==> flow/design.v <==
`timescale 1ns / 1ps
module change(
input clk,
input [9:0] n,
output reg[7:0]s1,
output reg[7:0]s2,
output reg[7:0]s3
    );
parameter zero = 8'b11000000;  
parameter one = 8'b11111001;   
parameter two = 8'b10100100;   
parameter three = 8'b10110000; 
parameter four = 8'b10011001;  
parameter five = 8'b10010010;  
parameter six = 8'b10000010;   
parameter seven = 8'b11111000; 
parameter eight = 8'b10000000; 
parameter nine = 8'b10010000;  
always@(posedge clk)begin
    case(n/100)
         0: s1<=zero;
         1: s1<=one;
         2: s1<=two;
         3: s1<=three;
         4: s1<=four;
         5: s1<=five;
         6: s1<=six;
         7: s1<=seven;
         8: s1<=eight;
         9: s1<=nine;
    endcase
    case((n-(n/100)*100)/10)
         0: s2<=zero;
         1: s2<=one;
         2: s2<=two;
         3: s2<=three;
         4: s2<=four;
         5: s2<=five;
         6: s2<=six;
         7: s2<=seven;
         8: s2<=eight;
         9: s2<=nine;
    endcase
    case(n-(n/100)*100-((n-(n/100)*100)/10)*10)
         0: s3<=zero;
         1: s3<=one;
         2: s3<=two;
         3: s3<=three;
         4: s3<=four;
         5: s3<=five;
         6: s3<=six;
         7: s3<=seven;
         8: s3<=eight;
         9: s3<=nine;
        endcase
end
endmodule
`timescale 1ns / 1ps
module turn(
input clk,rst,sw,
input [0:0]next,
input [3:0]n,  
output [9:0] num, 
output reg signed [31:0] n1,
output reg signed [31:0] n2,
output reg signed [31:0] n3,
output reg[7:0] show1,
output reg[7:0]show2,
output reg[7:0]show3
    );
reg [2:0]state,next_state;
parameter zero = 8'b11000000;  
parameter one = 8'b11111001;   
parameter two = 8'b10100100;   
parameter three = 8'b10110000; 
parameter four = 8'b10011001;  
parameter five = 8'b10010010;  
parameter six = 8'b10000010;   
parameter seven = 8'b11111000; 
parameter eight = 8'b10000000; 
parameter nine = 8'b10010000;  
parameter none=8'b11110111;
parameter start=3'b000;
parameter bai=3'b000;
parameter shi=3'b010;
parameter ge=3'b011;
reg [0:0]o;
reg flag1;
reg flag2;
reg e;
always@(posedge clk)
 if(n==12)e<=1'b1;
 else e<=1'b0;
wire [0:0]flag_out;
assign flag_out = (!flag2) && flag1;
always@(posedge clk)begin
	if(rst==1)begin
		flag1 <= 1'b0;
		flag2 <= 1'b0;
	end
	else begin
		flag1 <= e;
		flag2 <= flag1 ;
	end
end
always@(posedge clk)
    if(rst)begin   
        state<=bai;
    end
    else
    if(flag_out&&sw)
              state<=next_state;
always@(posedge clk)
    if(rst) next_state<=bai;
    else
    if(sw)
    case(state)
        bai:
            next_state<=shi;
        shi:
            next_state<=ge;
        ge:
            next_state<=bai;
    endcase
assign
 num=100*n1+10*n2+n3;
always@(posedge clk)
        if(rst)
        begin 
                n1<=0;
                n2<=0;
                n3<=0;
        end
        else if(sw)begin
        case(state)
                    bai:if(n<=9)n1<=n;
                    shi:if(n<=9)n2<=n;
                    ge:if(n<=9)n3<=n;
                endcase
        end       
always@(posedge clk)
    if(rst)
    begin    
        show1<=none;
        show2<=none;
        show3<=none;
    end
    else if(sw)
    begin
        case(n1)
            0: show1<=zero;
            1: show1<=one;
            2: show1<=two;
            3: show1<=three;
            4: show1<=four;
            5: show1<=five;
            6: show1<=six;
            7: show1<=seven;
            8: show1<=eight;
            9: show1<=nine;
        endcase
        case(n2)
            0: show2<=zero;
            1: show2<=one;
            2: show2<=two;
            3: show2<=three;
            4: show2<=four;
            5: show2<=five;
            6: show2<=six;
            7: show2<=seven;
            8: show2<=eight;
            9: show2<=nine;
        endcase
        case(n3)
            0: show3<=zero;
            1: show3<=one;
            2: show3<=two;
            3: show3<=three;
            4: show3<=four;
            5: show3<=five;
            6: show3<=six;
            7: show3<=seven;
            8: show3<=eight;
            9: show3<=nine;
               endcase
    end  
endmodule
`timescale 1ns / 1ps
module manager(
input clk,rst,rstk,sw,
input [0:0]next,
input [3:0]n,
input [2:0]mode,
input [9:0]moneyget,
input [9:0]timeget,
input swm,
input [0:0]nextt,
output reg[9:0]initial_money,
output reg [9:0]per_money,
output reg[9:0]num_of_park,
output reg[9:0]initial_vipmoney,
output reg [9:0]averagetime,
output reg[63:0]show
    );  
    reg nextti;
integer sumofcar;
reg [9:0]totaltime; 
reg [9:0]totalmoney;  
parameter set=3'b000;   
parameter ok=3'b001; 
parameter fail=3'b010;
parameter simoney=3'b011; 
parameter spmoney=3'b100; 
parameter snopark=3'b101;
parameter svmoney=3'b110;
parameter satime=3'b111;
parameter set_initial_money=3'b001;  
parameter set_per_money=3'b010;  
parameter set_initial_vipmoney=3'b011;  
parameter empty_park=3'b100;  
parameter set_park=3'b101;  
parameter show_money=3'b110;   
parameter zero = 8'b11000000;  
parameter one = 8'b11111001;   
parameter two = 8'b10100100;   
parameter three = 8'b10110000;
parameter four = 8'b10011001;  
parameter five = 8'b10010010;  
parameter six = 8'b10000010;   
parameter seven = 8'b11111000; 
parameter eight = 8'b10000000; 
parameter nine = 8'b10010000;  
parameter _A = 8'b10001000;    
parameter _B = 8'b10000011;    
parameter _C = 8'b11000110;    
parameter _D = 8'b10100001;    
parameter _E = 8'b10000110;    
parameter _F = 8'b10001110;    
parameter _G = 8'b11000010;    
parameter _H = 8'b10001001;    
parameter _I = 8'b11110000;    
parameter _J = 8'b11110001;    
parameter _K = 8'b10001010;    
parameter _L = 8'b11000111;    
parameter _M = 8'b11001000;    
parameter _N = 8'b10101011;    
parameter _O = 8'b10100011;    
parameter _P = 8'b10001100;    
parameter _Q = 8'b10011000;    
parameter _R = 8'b11001110;    
parameter _S = 8'b10110110;    
parameter _T = 8'b10000111;    
parameter _U = 8'b11000001;    
parameter _V = 8'b11100011;   
parameter _W = 8'b10000001;    
parameter _X = 8'b10011011;    
parameter _Y = 8'b10010001;    
parameter _Z = 8'b10100101;    
reg swt;
wire [9:0]num;
wire [3:0]n1t;
wire [3:0]n2t;
wire [3:0]n3t;
wire [7:0]show1t;
wire [7:0]show2t;
wire [7:0]show3t;
reg [2:0]state;
reg [2:0]next_state;
wire[7:0]im1;
wire[7:0]im2;
wire[7:0]im3;
wire[7:0]pm1;
wire[7:0]pm2;
wire[7:0]pm3;
wire[7:0]vim1;
wire[7:0]vim2;
wire[7:0]vim3;
wire[7:0]np1;
wire[7:0]np2;
wire[7:0]np3;
wire[7:0]at1;
wire[7:0]at2;
wire[7:0]at3;
turn t(.clk(clk),.rst(rstk),.sw(swt),.next(nextt),.n(n),.num(num),.n1(n1t),.n2(n2t),.n3(n3t),.show1(show1t),.show2(show2t),.show3(show3t));
change im(.clk(clk),.n(initial_money),.s1(im1),.s2(im2),.s3(im3));
change pm(.clk(clk),.n(per_money),.s1(pm1),.s2(pm2),.s3(pm3));
change vim(.clk(clk),.n(initial_vipmoney),.s1(vim1),.s2(vim2),.s3(vim3));
change np(.clk(clk),.n(num_of_park),.s1(np1),.s2(np2),.s3(np3));
change at(.clk(clk),.n(averagetime),.s1(at1),.s2(at2),.s3(at3));
reg e;
reg flag1;
reg flag2;
wire [0:0]flag_out;
always@(posedge clk)
 if(n==10)e<=1'b1;
 else e<=1'b0;
assign flag_out = (!flag2) && flag1;
always@(posedge clk)begin
	if(rst==1)begin
		flag1 <= 1'b0;
		flag2 <= 1'b0;
	end
	else begin
		flag1 <= e;
		flag2 <= flag1 ;
	end
end
reg flag11;
reg flag22;
wire [0:0]flag_out1;
assign flag_out1 = (!flag22) && flag11;
always@(posedge clk)begin
	if(rst==1)begin
		flag11 <= 1'b0;
		flag22 <= 1'b0;
	end
	else begin
		flag11 <= next;
		flag22 <= flag11 ;
	end
end
always@(posedge clk)    
      if(rst)
         begin
       if(mode==show_money)
            begin
               state<=simoney;
            end
            else begin 
              state<=set;
            end
       end
      else begin
         if(flag_out)begin
            state<=next_state;          
         end
      end
always@(posedge clk)
  if(rst)begin
  initial_money<=9;
          per_money<=5;        
          initial_vipmoney<=8;
          swt<=1'b1;
          num_of_park<=8;
          show<={8'b11111111,_M,_A,_N,_A,_G,_E,_R};    
end
  else 
  if(sw)begin    if(state==ok||state==fail)begin case(state)
   ok:
                                               show<={8'b11111111,_S,_U,_C,_C,_E,_S,_S};
                                           fail:
                                               show<={24'b11111111_11111111_11111111,_E,_R,_R,_O,_R};
                                               endcase
  end
  else if(sw)
                     case(mode)
                         set_initial_money:begin
                             show<={one,32'b11111111_11111111_11111111_11111111,show1t,show2t,show3t};
                             if(next&&num<20)
                             initial_money<=num;
                         end
                         set_per_money:begin
                             show<={two,32'b11111111_11111111_11111111_11111111,show1t,show2t,show3t}; 
                             if(next&&num<20)
                             per_money<=num;
                         end  
                         set_initial_vipmoney:begin
                             show<={three,32'b11111111_11111111_11111111_11111111,show1t,show2t,show3t}; 
                             if(next&&num<20)
                             initial_vipmoney<=num;
                         end
                         empty_park:
                             show<={four,16'b11111111_11111111,_E,_M,_P,_T,_Y}; 
                         set_park:begin
                             show<={five,32'b11111111_11111111_11111111_11111111,show1t,show2t,show3t};
                             if(next&&num<20)
                             num_of_park<=num;
                             end
                         show_money:
                               case(state)
                                          simoney:
                                              show<={one,one,one,16'b11111111_11111111,im1,im2,im3};
                                          spmoney:
                                              show<={two,two,two,16'b11111111_11111111,pm1,pm2,pm3}; 
                                          snopark:
                                              show<={three,three,three,16'b11111111_11111111,np1,np2,np3};
                                          svmoney:
                                              show<={four,four,four,16'b11111111_11111111,vim1,vim2,vim3};
                                          satime: 
                                              show<={seven,seven,seven,16'b11111111_11111111,at1,at2,at3};
                                          default:
                                          show<={one,one,one,16'b11111111_11111111,im1,im2,im3};
                                              endcase
                     endcase    
end
always@(posedge clk)      
    if(rst) next_state<=set;
    else
    begin
                   if(state==ok||state==fail)begin
                   next_state<=set;
                   end
                   else
                        case(mode)
                            set_initial_money:
                             if(num<20)
                                   next_state<=ok;
                                   else  next_state<=fail;
                            set_per_money:
                          if(num<20)
                                   next_state<=ok;
                              else  next_state<=fail;
                            set_initial_vipmoney:
                              if(num<20)
                                   next_state<=ok;
                                   else  next_state<=fail;
                            set_park:
                              if(num<20)
                                   next_state<=ok;
                                 else  next_state<=fail;
                            empty_park:
                                 next_state<=ok;
                            show_money:
                            case(state)
                            simoney:
                                 next_state<=spmoney;
                            spmoney:
                                 next_state<=snopark;
                            snopark:
                                 next_state<=svmoney;
                            svmoney:
                                 next_state<=satime;
                            default:
                                 next_state<= simoney;
                             endcase
                        endcase
                    end
always@(posedge clk)
  if(rst)begin
      totaltime<=0;
      totalmoney<=0;
      sumofcar<=0;
      averagetime<=0;
  end
  else if(swm)begin
      totaltime<=totaltime+timeget;
      totalmoney<=totalmoney+moneyget;
      sumofcar<=sumofcar+1;
      averagetime<=(sumofcar==0) ? 10'd0 : totaltime/sumofcar;
  end
endmodule
==> flow/run.sh <==
#!/bin/bash
# the make line also repeats each setting of config.mk as NAME=value (left out here)
make -C /OpenROAD-flow-scripts/flow DESIGN_CONFIG=/design/flow/config.mk WORK_HOME=/design/flow/orfs CLKGATE_MAP_FILE= finish
==> flow/config.mk <==
export PLATFORM = sky130hd
export DESIGN_NAME = manager
export DESIGN_NICKNAME = manager
export VERILOG_FILES = /design/flow/design.v
export SDC_FILE = /design/flow/constraint.sdc
export NUM_CORES = 4
export LEC_CHECK = 0
export CAP_MARGIN = 20
export CELL_PAD_IN_SITES_DETAIL_PLACEMENT = 1
export CORE_MARGIN = 4
export CORE_UTILIZATION = 71
export CTS_CLUSTER_DIAMETER = 34
export CTS_CLUSTER_SIZE = 75
export GPL_ROUTABILITY_DRIVEN = 0
export SLEW_MARGIN = 20
==> flow/constraint.sdc <==
create_clock -name core_clock -period 120.0 [get_ports {clk}]
set_input_delay 24.0000 -clock core_clock [delete_from_list [all_inputs] [get_ports {clk}]]
set_output_delay 24.0000 -clock core_clock [all_outputs]
set_load 0.01 [all_outputs]
==> impl_metrics.py, run 1 <==
# Physical implementation metrics
metrics = {
    "synthesis": {
        "avgSynthCellArea_um2": 7.40,
        "synth_cell_types": 148,
        "aoi_share_pct": 28.5,
        "synth_flops": 293,
        "yosys_cells": 9250,
        "synth_warnings": 6,
        "synth_area_um2": 68400,
        "top_cell": "ha_1",
        "flop_cell": "dfxtp_1",
        "fa_ha_area_share_pct": 21.6,
        "edf_count": 108,
        "ys_seq_share_pct": 10.2,
        "top_cell_area_share_pct": 20.8,
        "async_flop_share_pct": 0,
        "synth_area_leader_cell": "ha_1",
        "yosys_area_um2": 68400,
        "top_cells_by_count": "ha_1 (1,136), nor2_1 (964), nand2_1 (760)",
        "xor_area_share_pct": 7.91,
        "area_leaders": "ha_1 (21%), dfxtp_1 (5.4%), nor2_1 (5.3%)",
        "synth_simple_gate_area_share_pct": 22.4,
        "syn_inst": 9250,
        "logic_family": "AND-OR/OR-AND gates",
        "muxShareOfSynthArea_pct": 4.70,
    },
    "outcome": {
        "outcome": "aborted with a tool error",
        "lastStage": "detailed placement",
        "error_line": "[ERROR DPL-0033] detailed placement checks failed during check placement.",
    },
    "floorplan": {
        "ios": 148,
        "die_h_um": 318,
        "dieArea_um2": 101000,
        "initCoreUtil_pct": 71.8,
        "die_w_um": 318,
        "core_um2": 95300,
        "rows": 113,
    },
    "placed_design": {
        "port-buffer-count": 127,
    },
}
==> per-stage QoR <==
| stage | setup slack (ns) | area [um2] | std cells | hold slack [ns] |
|---|---|---|---|---|
| after global placement | 32.21 | 70800 | 10500 | 0.420 |
| after floorplan | 42.34 | 68700 | 9328 | 0.414 |
==> inputs of run 2 (changes only) <==
ABC_AREA = 1   (was default)
CAP_MARGIN = 15   (was 20)
CELL_PAD_IN_SITES_DETAIL_PLACEMENT = default   (was 1)
CELL_PAD_IN_SITES_GLOBAL_PLACEMENT = 0   (was default)
CORE_MARGIN = 2   (was 4)
CORE_UTILIZATION = 72   (was 71)
CTS_CLUSTER_DIAMETER = 227   (was 34)
CTS_CLUSTER_SIZE = 32   (was 75)
GPL_ROUTABILITY_DRIVEN = 1   (was 0)
GPL_TIMING_DRIVEN = 1   (was default)
MAX_ROUTING_LAYER = met4   (was default)
MIN_ROUTING_LAYER = met1   (was default)
PLACE_DENSITY = 0.65   (was default)
SETUP_SLACK_MARGIN = -1.35   (was default)
clock period = 56.0 ns   (was 120.0 ns; I/O delays follow)
==> impl_metrics.py, run 2 <==
# Physical implementation metrics
metrics = {
    "synthesis": {
        "synth_simple_gate_area_share_pct": 30.3,
        "xor_area_share_pct": 9.34,
        "top_cell_area_share_pct": 21.5,
        "ys_seq_share_pct": 10.5,
        "top_cells_by_count": "nand2_1 (2,463), inv_1 (1,435), ha_1 (1,136)",
        "area_leaders": "ha_1 (21%), nand2_1 (14%), inv_1 (8.1%)",
        "flop_cell": "dfxtp_1",
        "synth_area_um2": 66200,
        "synth_cell_types": 89,
        "edf_count": 108,
        "async_flop_share_pct": 0,
        "synth_area_leader_cell": "ha_1",
        "top_cell": "nand2_1",
        "logic_family": "simple AND/OR/NAND/NOR gates",
        "muxShareOfSynthArea_pct": 0.168,
        "avgSynthCellArea_um2": 6.37,
        "synth_flops": 293,
        "fa_ha_area_share_pct": 22.1,
        "syn_inst": 10400,
        "aoi_share_pct": 17.8,
        "synth_warnings": 6,
        "yosys_area_um2": 66200,
        "yosys_cells": 10400,
    },
    "placed_design": {
        "dp_hpwl_mm": 180,
        "pre_cts_ws_ns": -10.52,
        "port-buffer-count": 127,
        "post-place-cells": 13400,
        "globalplace.congestion": 1.02,
    },
    "outcome": {
        "outcome": "aborted with a tool error",
        "lastStage": "global routing",
        "error_line": "[ERROR GRT-0232] Routing congestion too high. Check the congestion heatmap in the GUI.",
    },
    "floorplan": {
        "die_w_um": 307,
        "die_h_um": 307,
        "dieArea_um2": 94400,
        "initCoreUtil_pct": 72.5,
        "core_um2": 91400,
        "rows": 111,
        "ios": 148,
    },
    "clock_network": {
        "holdBufCountCts": 0,
        "cts-root-buf": "clkbuf_16",
        "clock_path_buffers": 3,
        "clock_sinks": 293,
        "cts_max_level": 1,
        "numCtsBuffers": 13,
    },
    "global_routing": {
        "overflow": 16100,
        "grt.total_usage_pct": 119,
    },
}
## run 2: through the flow
stage / hold WS, ns / area, um2 / setup TNS (ns)
2_1_floorplan: 0.388 / 67700 / -5.03
3_3_place_gp: 0.417 / 83000 / -13.59
3_5_place_dp: 0.421 / 83000 / -24.90
4_1_cts: 0.440 / 85100 / -11.62
## run 2: per-layer routing
layer | global-route usage (%) | overflow
met1 | 96.2 | 444
met5 | - | -
met4 | 121 | 1921
met3 | 87.2 | 459
met2 | 170 | 13300
## run 2: timing repair
| action | 4_1_cts |
|---|---|
| pin swaps | 112 |
| buffers inserted | 79 |
| endpoints found under the setup margin | 4 |
| resized | 245 |
| gates cloned | 5 |
==> inputs of run 3 (changes only) <==
CAP_MARGIN = 20   (was 15)
CELL_PAD_IN_SITES_GLOBAL_PLACEMENT = default   (was 0)
CORE_UTILIZATION = 55   (was 72)
CTS_CLUSTER_DIAMETER = default   (was 227)
CTS_CLUSTER_SIZE = 98   (was 32)
GPL_ROUTABILITY_DRIVEN = default   (was 1)
GPL_TIMING_DRIVEN = default   (was 1)
MAX_ROUTING_LAYER = default   (was met4)
MIN_ROUTING_LAYER = default   (was met1)
PLACE_DENSITY = 0.37   (was 0.65)
SETUP_SLACK_MARGIN = default   (was -1.35)
clock period = 68.9 ns   (was 56.0 ns; I/O delays follow)
==> impl_metrics.py, run 3 <==
# Generated from Yosys and OpenROAD reports
metrics = {
    "outcome": {
        "outcome": "timing/DRC/antenna clean",
    },
    "worst_setup_path": {
        "rr_startpoint": "sumofcar[5]",
        "crit_path_max_fanout": 21,
        "crit_required_ns": 69.40,
        "r2r_slack_ns": 4.53,
        "critPathLaunchType": "flip-flop",
        "cp_num_buf_inv": 74,
        "crit_cells": 484,
        "timing.rr.end": "averagetime[0]",
        "endpoint_kind": "flip-flop",
        "crit_start": "sumofcar[5]",
        "critPathSlowestCell": "dfxtp_1",
        "path_common_cell": "nand2_1",
        "crit_end": "averagetime[0]",
        "crit_family": "simple AND/OR/NAND/NOR gates",
        "cp.arrival_ns": 64.88,
        "cp_slowest_stage_delay_ns": 0.56,
        "r2r_cells": 484,
        "critPathKind": "reg2reg",
    },
    "final_timing": {
        "timing.fmax_ghz": 0.0155,
        "clock_skew_ns": 0.0401,
        "setup_tns_ns": 0,
        "tightest_slew_ns": 0.996,
        "layout_min_cycle_time_ns": 64.37,
        "min_period_over_period_pct": 93.4,
        "hold_violations": 0,
        "relSlewSlack_pct": 32.7,
        "final_max_slew_viol_count": 0,
        "holdWs_ns": 0.415,
        "timing.final.ws_setup_ns": 4.53,
        "setup_violations": 0,
    },
    "drt": {
        "vias": 69200,
        "diodes": 0,
        "wl_mm": 200,
        "via_per_inst": 5.53,
        "antenna_left": 0,
        "drc": 0,
        "first_iter_violations": 4468,
        "drt_pass1_iterations": 8,
        "wl_per_cell_um": 16.0,
    },
    "synthesis": {
        "syn_inst": 10400,
        "yosys_cells": 10400,
        "synth_simple_gate_area_share_pct": 30.3,
        "xor_area_share_pct": 9.34,
        "avgSynthCellArea_um2": 6.37,
        "synth_cell_types": 89,
        "synth_area_um2": 66200,
        "logic_family": "simple AND/OR/NAND/NOR gates",
        "synth_warnings": 6,
        "synth_area_leader_cell": "ha_1",
        "yosys_area_um2": 66200,
        "top_cells_by_count": "nand2_1 (2,463), inv_1 (1,435), ha_1 (1,136)",
        "top_cell_area_share_pct": 21.5,
        "edf_count": 108,
        "synth_flops": 293,
        "async_flop_share_pct": 0,
        "area_leaders": "ha_1 (21%), nand2_1 (14%), inv_1 (8.1%)",
        "fa_ha_area_share_pct": 22.1,
        "muxShareOfSynthArea_pct": 0.168,
        "top_cell": "nand2_1",
        "ys_seq_share_pct": 10.5,
        "aoi_share_pct": 17.8,
        "flop_cell": "dfxtp_1",
    },
    "clock_network": {
        "clk_pin_slew_ns": 0.07,
        "clock_sinks": 293,
        "cts_max_level": 2,
        "cts-root-buf": "clkbuf_16",
        "numCtsBuffers": 35,
        "cts_tree": "done",
        "clk_latency_ns": 0.60,
        "clock_path_buffers": 3,
    },
    "floorplan": {
        "dieArea_um2": 123000,
        "ios": 148,
        "die_h_um": 351,
        "initCoreUtil_pct": 55.3,
        "core_um2": 120000,
        "die_w_um": 351,
        "rows": 127,
    },
    "placed_design": {
        "place_area_um2": 71400,
        "post-place-cells": 12400,
        "port-buffer-count": 127,
        "globalplace.congestion": 0.962,
        "dp_hpwl_mm": 161,
        "pre_cts_ws_ns": -0.963,
    },
    "final_layout": {
        "design_area_um2": 75500,
        "fill_cells": 11500,
        "fin_nets": 12100,
        "logic_area_um2": 55000,
        "area_growth_pct": 14.0,
        "post-route-util_pct": 63.1,
        "final_cells": 12500,
        "seq_area_um2": 6970,
    },
    "run": {
        "openroad.warnings": 87,
        "max-cap-violations": 0,
    },
    "hold_path": {
        "worstHoldPathCells": 2,
        "worstHoldPathType": "reg2reg",
        "worstHoldEndpoint": "t.flag1",
        "hp-start": "t.e",
    },
    "global_routing": {
        "grt_start_max_net_pins": 65,
        "overflow": 0,
        "antenna_found_initial": 5,
        "grt_pass1_wl_mm": 315,
        "grt_pass1_vias": 63300,
        "grt.total_usage_pct": 31.0,
    },
}
## run 3: final cells by class
cell class | count | area share [%]
Multi-Input combinational cell | 8489 | 72.9
Inverter | 1538 | 7.71
Clock buffer | 44 | 1.26
Clock inverter | 20 | 0.338
Timing Repair Buffer | 517 | 5.90
Sequential cell | 293 | 9.23
Tap cell | 1612 | 2.67
## run 3: metal layers
metal	global-route usage, %	up-vias	part of all wire (%)
met5	0	-	0.012
met3	3.02	296	4.8
met4	8.88	4	3.2
met2	55.1	1478	48
met1	39.4	31700	44
li1	-	35700	-
## run 3: timing repair
| action | CTS | global route |
|---|---|---|
| buffers inserted | 3 | 77 |
| gates resized | 30 | 513 |
| pin swaps | 0 | 133 |
| gates cloned | 0 | 5 |
| hold buffers | 0 | 0 |
| endpoints found under the setup margin | 1 | 3 |
==> inputs of run 4 (changes only) <==
ABC_AREA = default   (was 1)
CELL_PAD_IN_SITES_GLOBAL_PLACEMENT = 2   (was default)
CORE_UTILIZATION = 42   (was 55)
CTS_CLUSTER_DIAMETER = 227   (was default)
CTS_CLUSTER_SIZE = default   (was 98)
GPL_ROUTABILITY_DRIVEN = 0   (was default)
GPL_TIMING_DRIVEN = 1   (was default)
MAX_ROUTING_LAYER = met5   (was default)
MIN_ROUTING_LAYER = met1   (was default)
PLACE_DENSITY = 0.9   (was 0.37)
SETUP_SLACK_MARGIN = 2.35   (was default)
clock period = 170.0 ns   (was 68.9 ns; I/O delays follow)
==> impl_metrics.py, run 4 <==
# Generated from Yosys and OpenROAD reports
metrics = {
    "outcome": {
        "outcome": "timing/DRC/antenna clean",
    },
    "worst_setup_path": {
        "r2r_slack_ns": 77.83,
        "timing.rr.end": "averagetime[0]",
        "r2r_cells": 365,
        "crit_end": "averagetime[0]",
        "critPathLaunchType": "flip-flop",
        "critPathKind": "reg2reg",
        "crit_cells": 365,
        "cp_slowest_stage_delay_ns": 0.74,
        "crit_path_max_fanout": 41,
        "rr_startpoint": "sumofcar[31]",
        "endpoint_kind": "flip-flop",
        "crit_required_ns": 170.44,
        "cp.arrival_ns": 92.61,
        "crit_family": "AND-OR/OR-AND gates",
        "path_common_cell": "o21a_1",
        "critPathSlowestCell": "nor4b_1",
        "crit_start": "sumofcar[31]",
        "cp_num_buf_inv": 16,
    },
    "final_timing": {
        "final_max_slew_viol_count": 0,
        "clock_skew_ns": 0.0294,
        "layout_min_cycle_time_ns": 92.17,
        "tightest_slew_ns": 1.07,
        "relSlewSlack_pct": 27.0,
        "holdWs_ns": 0.444,
        "min_period_over_period_pct": 54.2,
        "hold_violations": 0,
        "timing.fmax_ghz": 0.0108,
        "setup_violations": 0,
        "rsz0062_at_grt": "no",
        "setup_tns_ns": 0,
    },
    "synthesis": {
        "yosys_cells": 9250,
        "yosys_area_um2": 68400,
        "top_cell": "ha_1",
        "fa_ha_area_share_pct": 21.6,
        "synth_simple_gate_area_share_pct": 22.4,
        "top_cell_area_share_pct": 20.8,
        "syn_inst": 9250,
        "area_leaders": "ha_1 (21%), dfxtp_1 (5.4%), nor2_1 (5.3%)",
        "xor_area_share_pct": 7.91,
        "synth_cell_types": 148,
        "ys_seq_share_pct": 10.2,
        "avgSynthCellArea_um2": 7.40,
        "edf_count": 108,
        "muxShareOfSynthArea_pct": 4.70,
        "synth_area_leader_cell": "ha_1",
        "aoi_share_pct": 28.5,
        "synth_area_um2": 68400,
        "flop_cell": "dfxtp_1",
        "async_flop_share_pct": 0,
        "synth_flops": 293,
        "logic_family": "AND-OR/OR-AND gates",
        "synth_warnings": 6,
        "top_cells_by_count": "ha_1 (1,136), nor2_1 (964), nand2_1 (760)",
    },
    "global_routing": {
        "grt_start_max_net_pins": 72,
        "grt.total_usage_pct": 25.5,
        "grt_pass1_wl_mm": 350,
        "grt_pass1_vias": 63600,
        "overflow": 0,
        "antenna_found_initial": 7,
    },
    "clock_network": {
        "cts-root-buf": "clkbuf_16",
        "post_cts_buffers": 0,
        "clk_latency_ns": 0.60,
        "clock_sinks": 293,
        "holdBufCountCts": 0,
        "cts_tree": "done",
        "numCtsBuffers": 38,
        "cts_max_level": 2,
        "cts_resized": 0,
        "clk_pin_slew_ns": 0.07,
        "clock_path_buffers": 3,
    },
    "final_layout": {
        "final_cells": 11500,
        "design_area_um2": 73500,
        "area_growth_pct": 7.39,
        "fill_cells": 16600,
        "fin_nets": 10500,
    },
    "hold_path": {
        "worstHoldPathType": "reg2reg",
        "hp-start": "t.e",
        "worstHoldPathCells": 1,
        "worstHoldEndpoint": "t.flag1",
    },
    "drt": {
        "wl_per_cell_um": 19.3,
        "via_per_inst": 5.98,
        "vias": 68700,
        "drc": 0,
        "wl_mm": 221,
        "antenna_left": 0,
        "drt_pass1_iterations": 5,
        "first_iter_violations": 5406,
    },
    "placed_design": {
        "place_area_um2": 72200,
        "port-buffer-count": 127,
        "dp_hpwl_mm": 179,
        "post-place-cells": 11400,
    },
    "floorplan": {
        "core_um2": 162000,
        "dieArea_um2": 166000,
        "initCoreUtil_pct": 42.2,
        "die_h_um": 408,
        "ios": 148,
        "rows": 148,
        "die_w_um": 408,
    },
    "run": {
        "max-cap-violations": 0,
        "openroad.warnings": 85,
    },
}
[run 4: metal layers]
layer | part of all wire [%] | track usage [%] | wire [um]
met1 | 49 | 37.2 | 108000
met2 | 43 | 40.0 | 94900
met3 | 6.1 | 2.64 | 13400
met4 | 2.2 | 5.40 | 4900
met5 | 0.0095 | 0 | 21
[run 4: final cells by class]
cell class | instances | area, um2 | share of cell area (%)
inverter | 499 | 1880 | 2.56
tap | 2175 | 2720 | 3.70
clock inverter | 21 | 258 | 0.351
antenna | 4 | 10.0 | 0.0136
multi-input combinational | 8215 | 58600 | 79.8
clock buffer | 48 | 998 | 1.36
timing repair buffer | 231 | 2050 | 2.79
sequential | 293 | 6950 | 9.45
[run 4: per-stage QoR]
step / util [%] / setup WS, ns
after CTS: 45.3 / 78.83
final: 45.3 / 77.83
after global placement: 44.5 / 80.36
after global routing: 45.3 / 70.12
after floorplan: - / 92.34
after detailed placement: 44.5 / 79.32
==> inputs of run 5 (changes only) <==
CELL_PAD_IN_SITES_GLOBAL_PLACEMENT = 0   (was 2)
CORE_UTILIZATION = 65   (was 42)
GPL_ROUTABILITY_DRIVEN = 1   (was 0)
PLACE_DENSITY = default   (was 0.9)
clock period = 82.5 ns   (was 170.0 ns; I/O delays follow)
==> impl_metrics.py, run 5 <==
# Generated from Yosys and OpenROAD reports
metrics = {
    "clock_network": {
        "cts-root-buf": "clkbuf_16",
        "clk_pin_slew_ns": 0.07,
        "clk_latency_ns": 0.59,
        "cts_max_level": 2,
        "clock_path_buffers": 3,
        "numCtsBuffers": 35,
        "holdBufCountCts": 0,
        "cts_tree": "done",
        "clock_sinks": 293,
    },
    "synthesis": {
        "top_cell": "ha_1",
        "synth_warnings": 6,
        "synth_simple_gate_area_share_pct": 22.4,
        "ys_seq_share_pct": 10.2,
        "yosys_cells": 9250,
        "top_cell_area_share_pct": 20.8,
        "synth_area_leader_cell": "ha_1",
        "logic_family": "AND-OR/OR-AND gates",
        "syn_inst": 9250,
        "yosys_area_um2": 68400,
        "synth_cell_types": 148,
        "area_leaders": "ha_1 (21%), dfxtp_1 (5.4%), nor2_1 (5.3%)",
        "synth_area_um2": 68400,
        "flop_cell": "dfxtp_1",
        "avgSynthCellArea_um2": 7.40,
        "xor_area_share_pct": 7.91,
        "aoi_share_pct": 28.5,
        "async_flop_share_pct": 0,
        "muxShareOfSynthArea_pct": 4.70,
        "synth_flops": 293,
        "edf_count": 108,
        "top_cells_by_count": "ha_1 (1,136), nor2_1 (964), nand2_1 (760)",
        "fa_ha_area_share_pct": 21.6,
    },
    "floorplan": {
        "die_w_um": 328,
        "core_um2": 105000,
        "die_h_um": 328,
        "dieArea_um2": 108000,
        "initCoreUtil_pct": 65.3,
        "rows": 119,
        "ios": 148,
    },
    "worst_setup_path": {
        "critPathSlowestCell": "or4_4",
        "path_common_cell": "o21a_1",
        "crit_cells": 380,
        "crit_path_max_fanout": 23,
        "endpoint_kind": "flip-flop",
        "crit_start": "sumofcar[19]",
        "crit_family": "AND-OR/OR-AND gates",
        "cp_num_buf_inv": 27,
        "critPathLaunchType": "flip-flop",
        "r2r_slack_ns": 6.29,
        "timing.rr.end": "averagetime[0]",
        "crit_end": "averagetime[0]",
        "cp.arrival_ns": 76.65,
        "crit_required_ns": 82.94,
        "cp_slowest_stage_delay_ns": 0.58,
        "critPathKind": "reg2reg",
        "r2r_cells": 380,
        "rr_startpoint": "sumofcar[19]",
    },
    "placed_design": {
        "dp_hpwl_mm": 179,
        "port-buffer-count": 127,
        "place_area_um2": 77800,
        "globalplace.congestion": 0.996,
    },
    "global_routing": {
        "grt_pass1_vias": 70500,
        "antenna_found_initial": 9,
        "overflow": 0,
        "grt_pass1_wl_mm": 359,
        "grt_start_max_net_pins": 67,
        "grt.total_usage_pct": 40.0,
    },
    "hold_path": {
        "worstHoldPathCells": 1,
        "worstHoldEndpoint": "t.flag1",
        "hp-start": "t.e",
        "worstHoldPathType": "reg2reg",
    },
    "final_timing": {
        "tightest_slew_ns": 1.25,
        "timing.fmax_ghz": 0.0131,
        "layout_min_cycle_time_ns": 76.21,
        "setup_tns_ns": 0,
        "hold_violations": 0,
        "relSlewSlack_pct": 14.3,
        "rsz0062_at_grt": "no",
        "holdWs_ns": 0.464,
        "min_period_over_period_pct": 92.4,
        "clock_skew_ns": 0.0373,
        "final_max_slew_viol_count": 0,
        "setup_violations": 0,
    },
    "drt": {
        "antenna_left": 0,
        "drc": 0,
        "first_iter_violations": 7622,
        "wl_mm": 227,
        "drt_pass1_iterations": 8,
        "wl_per_cell_um": 19.6,
        "vias": 75300,
        "via_per_inst": 6.51,
    },
    "outcome": {
        "outcome": "timing/DRC/antenna clean",
    },
    "run": {
        "max-cap-violations": 0,
        "openroad.warnings": 87,
    },
    "final_layout": {
        "design_area_um2": 79600,
        "fin_nets": 11300,
        "area_growth_pct": 16.3,
        "post-route-util_pct": 75.9,
    },
}
==> run 5: cell type report <==
class | instances | area (um2)
timing repair buffer | 1107 | 8680
tap | 1391 | 1740
antenna | 1 | 2.50
sequential | 293 | 6950
inverter | 499 | 1880
fill | 8288 | 25200
clock inverter | 18 | 191
clock buffer | 45 | 986
multi-input combinational | 8216 | 59200
==> run 5: repair_timing <==
item,4_1_cts,5_1_grt
resized,30,132
pin swaps,1,22
gates cloned,1,0
endpoints found under the setup margin,2,2
setup buffers,0,8
==> run 5: per-layer routing <==
layer / global-route usage (%) / up-vias / wire (um)
met1: 53.0 / 35300 / 96000
li1: - / 36200 / -
met3: 6.51 / 605 / 21200
met2: 64.6 / 3274 / 99800
met5: 0 / - / 111
met4: 16.3 / 10 / 10100
==> run 5: stage by stage <==
stage / worst slack (ns) / std cells
2_1_floorplan: 4.84 / 9328
3_3_place_gp: 1.93 / 11500
3_5_place_dp: 0.202 / 11500
4_1_cts: 2.38 / 11600
5_1_grt: 2.07 / 11600
6_report: 6.29 / 11600
==> inputs of run 6 (changes only) <==
CAP_MARGIN = 10   (was 20)
CELL_PAD_IN_SITES_GLOBAL_PLACEMENT = 1   (was 0)
CORE_ASPECT_RATIO = 0.5   (was default)
CORE_MARGIN = 9   (was 2)
CORE_UTILIZATION = 51   (was 65)
CTS_CLUSTER_DIAMETER = 399   (was 227)
GPL_ROUTABILITY_DRIVEN = 0   (was 1)
PLACE_DENSITY_LB_ADDON = 0.13   (was default)
TNS_END_PERCENT = 70   (was default)
clock period = 170.0 ns   (was 82.5 ns; I/O delays follow)
==> impl_metrics.py, run 6 <==
# Generated from Yosys and OpenROAD reports
metrics = {
    "synthesis": {
        "edf_count": 108,
        "synth_cell_types": 148,
        "synth_warnings": 6,
        "top_cell_area_share_pct": 20.8,
        "synth_flops": 293,
        "ys_seq_share_pct": 10.2,
        "yosys_cells": 9250,
        "syn_inst": 9250,
        "synth_area_um2": 68400,
        "xor_area_share_pct": 7.91,
        "yosys_area_um2": 68400,
        "synth_simple_gate_area_share_pct": 22.4,
        "fa_ha_area_share_pct": 21.6,
        "top_cell": "ha_1",
        "muxShareOfSynthArea_pct": 4.70,
        "avgSynthCellArea_um2": 7.40,
        "logic_family": "AND-OR/OR-AND gates",
        "aoi_share_pct": 28.5,
        "synth_area_leader_cell": "ha_1",
        "area_leaders": "ha_1 (21%), dfxtp_1 (5.4%), nor2_1 (5.3%)",
        "async_flop_share_pct": 0,
        "top_cells_by_count": "ha_1 (1,136), nor2_1 (964), nand2_1 (760)",
        "flop_cell": "dfxtp_1",
    },
    "placed_design": {
        "pre_cts_ws_ns": 78.86,
        "dp_hpwl_mm": 167,
        "port-buffer-count": 127,
    },
    "worst_setup_path": {
        "critPathLaunchType": "flip-flop",
        "crit_family": "AND-OR/OR-AND gates",
        "timing.rr.end": "averagetime[0]",
        "crit_cells": 373,
        "cp_slowest_stage_delay_ns": 0.74,
        "critPathSlowestCell": "a211oi_2",
        "crit_end": "averagetime[0]",
        "crit_path_max_fanout": 50,
        "cp.arrival_ns": 93.33,
        "crit_start": "sumofcar[31]",
        "path_common_cell": "o21a_1",
        "critPathKind": "reg2reg",
        "endpoint_kind": "flip-flop",
        "crit_required_ns": 170.43,
        "r2r_cells": 373,
        "rr_startpoint": "sumofcar[31]",
        "cp_num_buf_inv": 19,
        "r2r_slack_ns": 77.10,
    },
    "run": {
        "max-cap-violations": 0,
        "openroad.warnings": 85,
    },
    "clock_network": {
        "clock_path_buffers": 3,
        "cts_resized": 0,
        "clock_sinks": 293,
        "cts_max_level": 2,
        "clk_pin_slew_ns": 0.06,
        "numCtsBuffers": 37,
        "cts_tree": "done",
        "holdBufCountCts": 0,
        "post_cts_buffers": 0,
        "clk_latency_ns": 0.59,
        "cts-root-buf": "clkbuf_16",
    },
    "outcome": {
        "outcome": "timing/DRC/antenna clean",
    },
    "final_timing": {
        "final_max_slew_viol_count": 0,
        "setup_tns_ns": 0,
        "hold_violations": 0,
        "timing.final.ws_setup_ns": 77.10,
        "setup_violations": 0,
        "clock_skew_ns": 0.0242,
        "tightest_slew_ns": 1.18,
        "min_period_over_period_pct": 54.6,
        "relSlewSlack_pct": 19.3,
        "layout_min_cycle_time_ns": 92.90,
        "rsz0062_at_grt": "no",
        "timing.fmax_ghz": 0.0108,
    },
    "drt": {
        "wl_met1_mm": 98.6,
        "met3_wirelength_mm": 10.5,
        "wl_per_cell_um": 19.0,
        "first_iter_violations": 5031,
        "drc": 0,
        "drt_pass1_iterations": 6,
        "highest_layer": "met4",
        "via_per_inst": 6.15,
        "antenna_left": 0,
        "vias": 68100,
        "wl_mm": 210,
        "dr_wl_met2_mm": 94.7,
    },
    "global_routing": {
        "grt_pass1_wl_mm": 335,
        "grt.total_usage_pct": 26.8,
        "grt_start_max_net_pins": 74,
        "grt_pass1_vias": 62600,
        "antenna_found_initial": 3,
        "overflow": 0,
    },
    "hold_path": {
        "worstHoldPathType": "reg2reg",
        "worstHoldPathCells": 1,
        "hp-start": "t.e",
        "worstHoldEndpoint": "t.flag1",
    },
    "floorplan": {
        "die_w_um": 536,
        "dieArea_um2": 148000,
        "initCoreUtil_pct": 51.7,
        "die_h_um": 277,
        "rows": 94,
        "core_um2": 132000,
        "ios": 148,
    },
    "final_layout": {
        "fin_nets": 10500,
        "area_growth_pct": 6.77,
    },
}
run 6: layout make-up:
| type | count | area [um2] |
|---|---|---|
| Inverter | 499 | 1880 |
| Multi-Input combinational cell | 8215 | 58600 |
| Tap cell | 1776 | 2220 |
| Clock inverter | 27 | 394 |
| Fill cell | 13000 | 59300 |
| Sequential cell | 293 | 6950 |
| Clock buffer | 41 | 972 |
| Antenna cell | 1 | 2.50 |
| Timing Repair Buffer | 227 | 2040 |
run 6: per-stage QoR:
stage / util (%) / hold WS (ns) / instances / area (um2)
after floorplan: - / 0.414 / 9328 / 68700
after global placement: 54.2 / 0.417 / 11000 / 71700
after detailed placement: 54.2 / 0.431 / 11000 / 71700
after CTS: 55.2 / 0.451 / 11100 / 73000
after global routing: 55.2 / 0.462 / 11100 / 73100
final: 55.2 / 0.448 / 11100 / 73100
run 6: metal layers:
metal  vias up  GRT usage [%]
met5         -              0
met4         0           7.53
met1     31700           36.4
met2      1698           44.8
li1      34400              -
met3       304           2.54
==> inputs of run 7 (changes only) <==
CAP_MARGIN = 0   (was 10)
CELL_PAD_IN_SITES_GLOBAL_PLACEMENT = 2   (was 1)
CORE_ASPECT_RATIO = default   (was 0.5)
CORE_MARGIN = 2   (was 9)
CORE_UTILIZATION = 72   (was 51)
CTS_CLUSTER_DIAMETER = 227   (was 399)
CTS_CLUSTER_SIZE = 33   (was default)
PLACE_DENSITY_LB_ADDON = default   (was 0.13)
SETUP_SLACK_MARGIN = default   (was 2.35)
TNS_END_PERCENT = default   (was 70)
clock period = 109.0 ns   (was 170.0 ns; I/O delays follow)
==> impl_metrics.py, run 7 <==
# Physical implementation metrics
metrics = {
    "synthesis": {
        "xor_area_share_pct": 7.91,
        "avgSynthCellArea_um2": 7.40,
        "edf_count": 108,
        "top_cell_area_share_pct": 20.8,
        "fa_ha_area_share_pct": 21.6,
        "top_cell": "ha_1",
        "logic_family": "AND-OR/OR-AND gates",
        "async_flop_share_pct": 0,
        "synth_warnings": 6,
        "flop_cell": "dfxtp_1",
        "synth_cell_types": 148,
        "yosys_area_um2": 68400,
        "synth_area_um2": 68400,
        "synth_simple_gate_area_share_pct": 22.4,
        "area_leaders": "ha_1 (21%), dfxtp_1 (5.4%), nor2_1 (5.3%)",
        "yosys_cells": 9250,
        "syn_inst": 9250,
        "synth_flops": 293,
        "top_cells_by_count": "ha_1 (1,136), nor2_1 (964), nand2_1 (760)",
        "aoi_share_pct": 28.5,
        "synth_area_leader_cell": "ha_1",
        "ys_seq_share_pct": 10.2,
        "muxShareOfSynthArea_pct": 4.70,
    },
    "floorplan": {
        "dieArea_um2": 97500,
        "die_h_um": 312,
        "core_um2": 94600,
        "rows": 113,
        "initCoreUtil_pct": 72.3,
        "die_w_um": 312,
    },
    "outcome": {
        "outcome": "aborted with a tool error",
        "lastStage": "global placement without I/O",
        "error_line": "[ERROR GPL-0301] Utilization 135.312 % exceeds 100%.",
    },
}
==> inputs of run 8 (changes only) <==
ABC_AREA = 1   (was default)
CAP_MARGIN = 20   (was 0)
CELL_PAD_IN_SITES_GLOBAL_PLACEMENT = default   (was 2)
CORE_UTILIZATION = 58   (was 72)
CTS_CLUSTER_DIAMETER = default   (was 227)
CTS_CLUSTER_SIZE = default   (was 33)
GPL_ROUTABILITY_DRIVEN = default   (was 0)
GPL_TIMING_DRIVEN = default   (was 1)
MAX_ROUTING_LAYER = default   (was met5)
MIN_ROUTING_LAYER = default   (was met1)
TNS_END_PERCENT = 5   (was default)
clock period = 55.0 ns   (was 109.0 ns; I/O delays follow)
==> impl_metrics.py, run 8 <==
# Generated from Yosys and OpenROAD reports
metrics = {
    "outcome": {
        "outcome": "finished with violations",
        "failed_checks": "setup timing",
    },
    "final_timing": {
        "timing.fmax_ghz": 0.0157,
        "tightest_slew_ns": 1.24,
        "holdWs_ns": 0.412,
        "relSlewSlack_pct": 17.0,
        "clock_skew_ns": 0.0243,
        "final_max_slew_viol_count": 0,
        "layout_min_cycle_time_ns": 63.63,
        "setup_tns_ns": -19.16,
        "timing.final.ws_setup_ns": -8.63,
        "rsz0062_at_grt": "yes",
        "hold_violations": 0,
        "setup_violations": 4,
        "min_period_over_period_pct": 116,
    },
    "worst_setup_path": {
        "timing.rr.end": "averagetime[0]",
        "cp_slowest_stage_delay_ns": 0.42,
        "cp_num_buf_inv": 79,
        "cp.arrival_ns": 64.13,
        "r2r_cells": 489,
        "critPathLaunchType": "flip-flop",
        "crit_family": "simple AND/OR/NAND/NOR gates",
        "endpoint_kind": "flip-flop",
        "rr_startpoint": "sumofcar[29]",
        "crit_required_ns": 55.50,
        "crit_end": "averagetime[0]",
        "crit_path_max_fanout": 13,
        "crit_start": "sumofcar[29]",
        "path_common_cell": "nand2_1",
        "critPathSlowestCell": "a2111oi_4",
        "critPathKind": "reg2reg",
        "crit_cells": 489,
        "r2r_slack_ns": -8.63,
    },
    "floorplan": {
        "ios": 148,
        "initCoreUtil_pct": 58.7,
        "rows": 123,
        "die_h_um": 342,
        "die_w_um": 342,
        "dieArea_um2": 117000,
        "core_um2": 113000,
    },
    "synthesis": {
        "avgSynthCellArea_um2": 6.37,
        "synth_area_leader_cell": "ha_1",
        "syn_inst": 10400,
        "aoi_share_pct": 17.8,
        "xor_area_share_pct": 9.34,
        "top_cells_by_count": "nand2_1 (2,463), inv_1 (1,435), ha_1 (1,136)",
        "flop_cell": "dfxtp_1",
        "ys_seq_share_pct": 10.5,
        "async_flop_share_pct": 0,
        "area_leaders": "ha_1 (21%), nand2_1 (14%), inv_1 (8.1%)",
        "synth_cell_types": 89,
        "synth_flops": 293,
        "fa_ha_area_share_pct": 22.1,
        "edf_count": 108,
        "muxShareOfSynthArea_pct": 0.168,
        "top_cell": "nand2_1",
        "top_cell_area_share_pct": 21.5,
        "yosys_area_um2": 66200,
        "synth_warnings": 6,
        "logic_family": "simple AND/OR/NAND/NOR gates",
        "synth_area_um2": 66200,
        "yosys_cells": 10400,
        "synth_simple_gate_area_share_pct": 30.3,
    },
    "clock_network": {
        "clock_path_buffers": 3,
        "numCtsBuffers": 36,
        "cts_tree": "done",
        "clk_latency_ns": 0.59,
        "clk_pin_slew_ns": 0.06,
        "clock_sinks": 293,
        "cts-root-buf": "clkbuf_16",
        "cts_max_level": 2,
    },
    "drt": {
        "wl_mm": 213,
        "drt_pass1_iterations": 6,
        "via_per_inst": 5.44,
        "wl_per_cell_um": 15.2,
        "first_iter_violations": 4649,
        "drc": 0,
        "antenna_left": 0,
        "vias": 76100,
    },
    "hold_path": {
        "worstHoldPathType": "reg2reg",
        "hp-start": "t.e",
        "worstHoldEndpoint": "t.flag1",
        "worstHoldPathCells": 2,
    },
    "placed_design": {
        "post-place-cells": 13800,
        "globalplace.congestion": 0.986,
        "port-buffer-count": 127,
        "dp_hpwl_mm": 173,
    },
    "global_routing": {
        "antenna_found_initial": 1,
        "overflow": 0,
        "grt.total_usage_pct": 35.3,
        "grt_pass1_wl_mm": 347,
        "grt_start_max_net_pins": 65,
        "grt_pass1_vias": 73700,
    },
    "run": {
        "openroad.warnings": 90,
        "max-cap-violations": 0,
    },
    "final_layout": {
        "area_growth_pct": 30.8,
        "final_cells": 14000,
        "fill_cells": 9123,
        "fin_nets": 13600,
    },
}
## run 8: metrics by stage
| step | util, % | instance area, um2 | worst slack (ns) |
|---|---|---|---|
| floorplan | - | 67100 | -5.71 |
| global placement | 74.1 | 83600 | -9.91 |
| detailed placement | 74.1 | 83600 | -11.63 |
| CTS | 76.4 | 86200 | -7.60 |
| global route | 76.8 | 86600 | -14.69 |
| finish | 76.8 | 86600 | -8.63 |
## run 8: final cells by class
cell class,instances,area [um2],share of cell area (%)
multi-input cells,8489,54400,62.8
repair buffers,2095,16200,18.7
flip-flops and latches,293,6950,8.03
inverters,1538,5850,6.75
well taps,1500,1880,2.17
clock buffers,47,1050,1.21
clock inverters,19,241,0.279
repair inverters,1,7.51,0.00867
diodes,2,5.00,0.00578
## run 8: layer usage
metal	routed length, um	track usage (%)
met1	90200	42.1
met2	101000	63.8
met3	10500	3.48
met4	11000	15.9
met5	0	0
## run 8: repair_timing
| item | CTS | global route |
|---|---|---|
| hold buffers | 0 | 0 |
| buffers inserted | 69 | 18 |
| setup endpoints to repair | 5 | 6 |
| pin swaps | 88 | 65 |
| gates resized | 209 | 61 |
| cloned | 2 | 0 |
==> inputs of run 9 (changes only) <==
ABC_AREA = default   (was 1)
CELL_PAD_IN_SITES_GLOBAL_PLACEMENT = 3   (was default)
CORE_ASPECT_RATIO = 0.73   (was default)
CORE_UTILIZATION = 40   (was 58)
GPL_ROUTABILITY_DRIVEN = 0   (was default)
PLACE_DENSITY_LB_ADDON = 0.13   (was default)
SETUP_SLACK_MARGIN = 5.0   (was default)
TNS_END_PERCENT = default   (was 5)
clock period = 134.0 ns   (was 55.0 ns; I/O delays follow)
==> impl_metrics.py, run 9 <==
# Generated from Yosys and OpenROAD reports
metrics = {
    "drt": {
        "wl_per_cell_um": 21.3,
        "drt_pass1_iterations": 7,
        "drc": 0,
        "wl_mm": 248,
        "vias": 69200,
        "via_per_inst": 5.95,
        "antenna_left": 0,
        "first_iter_violations": 5746,
    },
    "synthesis": {
        "async_flop_share_pct": 0,
        "synth_area_um2": 68400,
        "synth_cell_types": 148,
        "yosys_cells": 9250,
        "avgSynthCellArea_um2": 7.40,
        "top_cell": "ha_1",
        "xor_area_share_pct": 7.91,
        "aoi_share_pct": 28.5,
        "area_leaders": "ha_1 (21%), dfxtp_1 (5.4%), nor2_1 (5.3%)",
        "synth_area_leader_cell": "ha_1",
        "top_cell_area_share_pct": 20.8,
        "fa_ha_area_share_pct": 21.6,
        "flop_cell": "dfxtp_1",
        "edf_count": 108,
        "logic_family": "AND-OR/OR-AND gates",
        "top_cells_by_count": "ha_1 (1,136), nor2_1 (964), nand2_1 (760)",
        "syn_inst": 9250,
        "synth_flops": 293,
        "ys_seq_share_pct": 10.2,
        "yosys_area_um2": 68400,
        "muxShareOfSynthArea_pct": 4.70,
        "synth_warnings": 6,
        "synth_simple_gate_area_share_pct": 22.4,
    },
    "floorplan": {
        "dieArea_um2": 174000,
        "ios": 148,
        "core_um2": 170000,
        "die_w_um": 488,
        "initCoreUtil_pct": 40.3,
        "rows": 129,
        "die_h_um": 357,
    },
    "clock_network": {
        "clk_pin_slew_ns": 0.07,
        "holdBufCountCts": 0,
        "cts_tree": "done",
        "clock_sinks": 293,
        "post_cts_buffers": 0,
        "cts-root-buf": "clkbuf_16",
        "clk_latency_ns": 0.62,
        "cts_max_level": 2,
        "clock_path_buffers": 3,
        "cts_resized": 0,
        "numCtsBuffers": 38,
    },
    "worst_setup_path": {
        "crit_end": "averagetime[0]",
        "r2r_slack_ns": 38.63,
        "crit_required_ns": 134.48,
        "r2r_cells": 371,
        "crit_cells": 371,
        "crit_start": "sumofcar[25]",
        "crit_family": "AND-OR/OR-AND gates",
        "endpoint_kind": "flip-flop",
        "rr_startpoint": "sumofcar[25]",
        "critPathKind": "reg2reg",
        "crit_path_max_fanout": 47,
        "cp_num_buf_inv": 12,
        "critPathSlowestCell": "nor4b_1",
        "critPathLaunchType": "flip-flop",
        "timing.rr.end": "averagetime[0]",
        "cp.arrival_ns": 95.85,
        "cp_slowest_stage_delay_ns": 0.90,
        "path_common_cell": "o21a_1",
    },
    "final_timing": {
        "tightest_slew_ns": 1.17,
        "relSlewSlack_pct": 21.6,
        "timing.final.ws_setup_ns": 38.63,
        "clock_skew_ns": 0.0271,
        "layout_min_cycle_time_ns": 95.37,
        "hold_violations": 0,
        "setup_tns_ns": 0,
        "timing.fmax_ghz": 0.0105,
        "final_max_slew_viol_count": 0,
        "min_period_over_period_pct": 71.2,
        "setup_violations": 0,
        "rsz0062_at_grt": "no",
    },
    "global_routing": {
        "grt_pass1_wl_mm": 378,
        "overflow": 0,
        "grt.total_usage_pct": 27.4,
        "grt_pass1_vias": 63500,
        "antenna_found_initial": 15,
        "grt_start_max_net_pins": 71,
    },
    "final_layout": {
        "fill_cells": 17400,
        "post-route-util_pct": 43.6,
        "fin_nets": 10500,
        "area_growth_pct": 7.99,
        "design_area_um2": 73900,
    },
    "placed_design": {
        "place_area_um2": 72500,
        "dp_hpwl_mm": 200,
        "pre_cts_ws_ns": 40.79,
        "port-buffer-count": 127,
    },
    "run": {
        "max-cap-violations": 0,
        "openroad.warnings": 85,
    },
    "hold_path": {
        "worstHoldEndpoint": "t.flag1",
        "worstHoldPathCells": 1,
        "hp-start": "t.e",
        "worstHoldPathType": "reg2reg",
    },
    "outcome": {
        "outcome": "timing/DRC/antenna clean",
    },
}
-- run 9: layout make-up --
class,count,area [um2],share of cell area (%)
Multi-Input combinational cell,8215,58700,79.4
Clock buffer,48,1050,1.42
Clock inverter,22,298,0.403
Tap cell,2292,2870,3.88
Inverter,499,1880,2.54
Antenna cell,4,10.0,0.0135
Sequential cell,293,6950,9.40
Timing Repair Buffer,248,2200,2.97
-- run 9: metrics by stage --
| stage | hold slack (ns) | instances |
|---|---|---|
| floorplan | 0.414 | 9328 |
| global placement | 0.439 | 11500 |
| global route | 0.467 | 11600 |
| detailed placement | 0.429 | 11500 |
| CTS | 0.453 | 11600 |
| finish | 0.446 | 11600 |
-- run 9: per-layer routing --
layer | share of wire [%] | track usage [%] | up-vias
met2 | 38 | 37.8 | 1969
met1 | 52 | 42.7 | 32500
li1 | - | - | 34500
met4 | 2.0 | 5.22 | 10
met3 | 8.2 | 5.89 | 195
met5 | 0.026 | 0 | -
==> inputs of run 10 (changes only) <==
CELL_PAD_IN_SITES_GLOBAL_PLACEMENT = default   (was 3)
CORE_ASPECT_RATIO = default   (was 0.73)
CORE_UTILIZATION = 69   (was 40)
GPL_ROUTABILITY_DRIVEN = default   (was 0)
PLACE_DENSITY_LB_ADDON = default   (was 0.13)
SETUP_SLACK_MARGIN = default   (was 5.0)
clock period = 100.0 ns   (was 134.0 ns; I/O delays follow)
==> impl_metrics.py, run 10 <==
# Generated from Yosys and OpenROAD reports
metrics = {
    "synthesis": {
        "synth_area_um2": 68400,
        "muxShareOfSynthArea_pct": 4.70,
        "xor_area_share_pct": 7.91,
        "top_cell": "ha_1",
        "syn_inst": 9250,
        "synth_area_leader_cell": "ha_1",
        "synth_simple_gate_area_share_pct": 22.4,
        "async_flop_share_pct": 0,
        "top_cells_by_count": "ha_1 (1,136), nor2_1 (964), nand2_1 (760)",
        "synth_flops": 293,
        "fa_ha_area_share_pct": 21.6,
        "avgSynthCellArea_um2": 7.40,
        "flop_cell": "dfxtp_1",
        "synth_warnings": 6,
        "area_leaders": "ha_1 (21%), dfxtp_1 (5.4%), nor2_1 (5.3%)",
        "edf_count": 108,
        "yosys_cells": 9250,
        "top_cell_area_share_pct": 20.8,
        "synth_cell_types": 148,
        "aoi_share_pct": 28.5,
        "ys_seq_share_pct": 10.2,
        "logic_family": "AND-OR/OR-AND gates",
        "yosys_area_um2": 68400,
    },
    "final_timing": {
        "clock_skew_ns": 0.0301,
        "holdWs_ns": 0.455,
        "layout_min_cycle_time_ns": 92.56,
        "hold_violations": 0,
        "rsz0062_at_grt": "no",
        "timing.fmax_ghz": 0.0108,
        "min_period_over_period_pct": 92.6,
        "tightest_slew_ns": 1.14,
        "relSlewSlack_pct": 24.0,
        "setup_tns_ns": 0,
        "setup_violations": 0,
        "final_max_slew_viol_count": 0,
    },
    "drt": {
        "via_per_inst": 6.74,
        "drc": 0,
        "dr_wl_met2_mm": 90.7,
        "wl_per_cell_um": 19.7,
        "drt_pass1_iterations": 8,
        "wl_mm": 208,
        "vias": 71300,
        "wl_met1_mm": 88.4,
        "met3_wirelength_mm": 20.0,
        "first_iter_violations": 7332,
        "highest_layer": "met5",
        "antenna_left": 0,
    },
    "worst_setup_path": {
        "crit_start": "sumofcar[31]",
        "crit_path_max_fanout": 50,
        "rr_startpoint": "sumofcar[31]",
        "crit_end": "averagetime[0]",
        "critPathKind": "reg2reg",
        "r2r_slack_ns": 7.44,
        "critPathSlowestCell": "and2_1",
        "critPathLaunchType": "flip-flop",
        "cp_num_buf_inv": 12,
        "r2r_cells": 364,
        "timing.rr.end": "averagetime[0]",
        "crit_family": "AND-OR/OR-AND gates",
        "cp.arrival_ns": 92.99,
        "crit_cells": 364,
        "cp_slowest_stage_delay_ns": 0.76,
        "path_common_cell": "o21a_1",
        "crit_required_ns": 100.43,
        "endpoint_kind": "flip-flop",
    },
    "global_routing": {
        "grt_start_max_net_pins": 71,
        "antenna_found_initial": 7,
        "overflow": 0,
        "grt.total_usage_pct": 39.3,
        "grt_pass1_wl_mm": 336,
        "grt_pass1_vias": 65700,
    },
    "placed_design": {
        "dp_hpwl_mm": 165,
        "globalplace.congestion": 1.01,
        "port-buffer-count": 127,
        "post-place-cells": 10500,
    },
    "clock_network": {
        "numCtsBuffers": 34,
        "cts_tree": "done",
        "cts_resized": 0,
        "clock_path_buffers": 3,
        "cts-root-buf": "clkbuf_16",
        "clock_sinks": 293,
        "post_cts_buffers": 0,
        "clk_latency_ns": 0.58,
        "holdBufCountCts": 0,
        "clk_pin_slew_ns": 0.07,
        "cts_max_level": 2,
    },
    "hold_path": {
        "worstHoldEndpoint": "t.flag1",
        "worstHoldPathCells": 1,
        "hp-start": "t.e",
        "worstHoldPathType": "reg2reg",
    },
    "final_layout": {
        "area_growth_pct": 5.30,
        "final_cells": 10600,
        "fin_nets": 10400,
        "fill_cells": 8094,
    },
    "floorplan": {
        "die_w_um": 319,
        "initCoreUtil_pct": 69.6,
        "die_h_um": 319,
        "core_um2": 98300,
        "ios": 148,
        "rows": 115,
        "dieArea_um2": 102000,
    },
    "outcome": {
        "outcome": "timing/DRC/antenna clean",
    },
    "run": {
        "openroad.warnings": 87,
        "max-cap-violations": 0,
    },
}
[run 10: metal layers]
| metal | global-route usage, % | up-vias |
|---|---|---|
| li1 | - | 34400 |
| met1 | 52.7 | 33200 |
| met2 | 63.0 | 3192 |
| met3 | 5.93 | 528 |
| met4 | 15.7 | 6 |
| met5 | 0 | - |
[run 10: stage by stage]
step | setup WS, ns | cell area [um2] | util [%]
6_report | 7.44 | 72100 | 73.3
5_1_grt | 0.273 | 72100 | 73.3
4_1_cts | 9.22 | 72000 | 73.3
3_5_place_dp | 9.67 | 70900 | 72.2
3_3_place_gp | 11.57 | 70900 | 72.2
2_1_floorplan | 22.34 | 68700 | -
[run 10: cell type report]
| class | instances | area, um2 | share of cell area [%] |
|---|---|---|---|
| inverters | 499 | 1880 | 2.61 |
| flip-flops and latches | 293 | 6950 | 9.64 |
| well taps | 1287 | 1610 | 2.23 |
| multi-input cells | 8215 | 58600 | 81.3 |
| diodes | 1 | 2.50 | 0.00347 |
| clock buffers | 42 | 921 | 1.28 |
| repair buffers | 212 | 1910 | 2.65 |
| clock inverters | 18 | 180 | 0.250 |
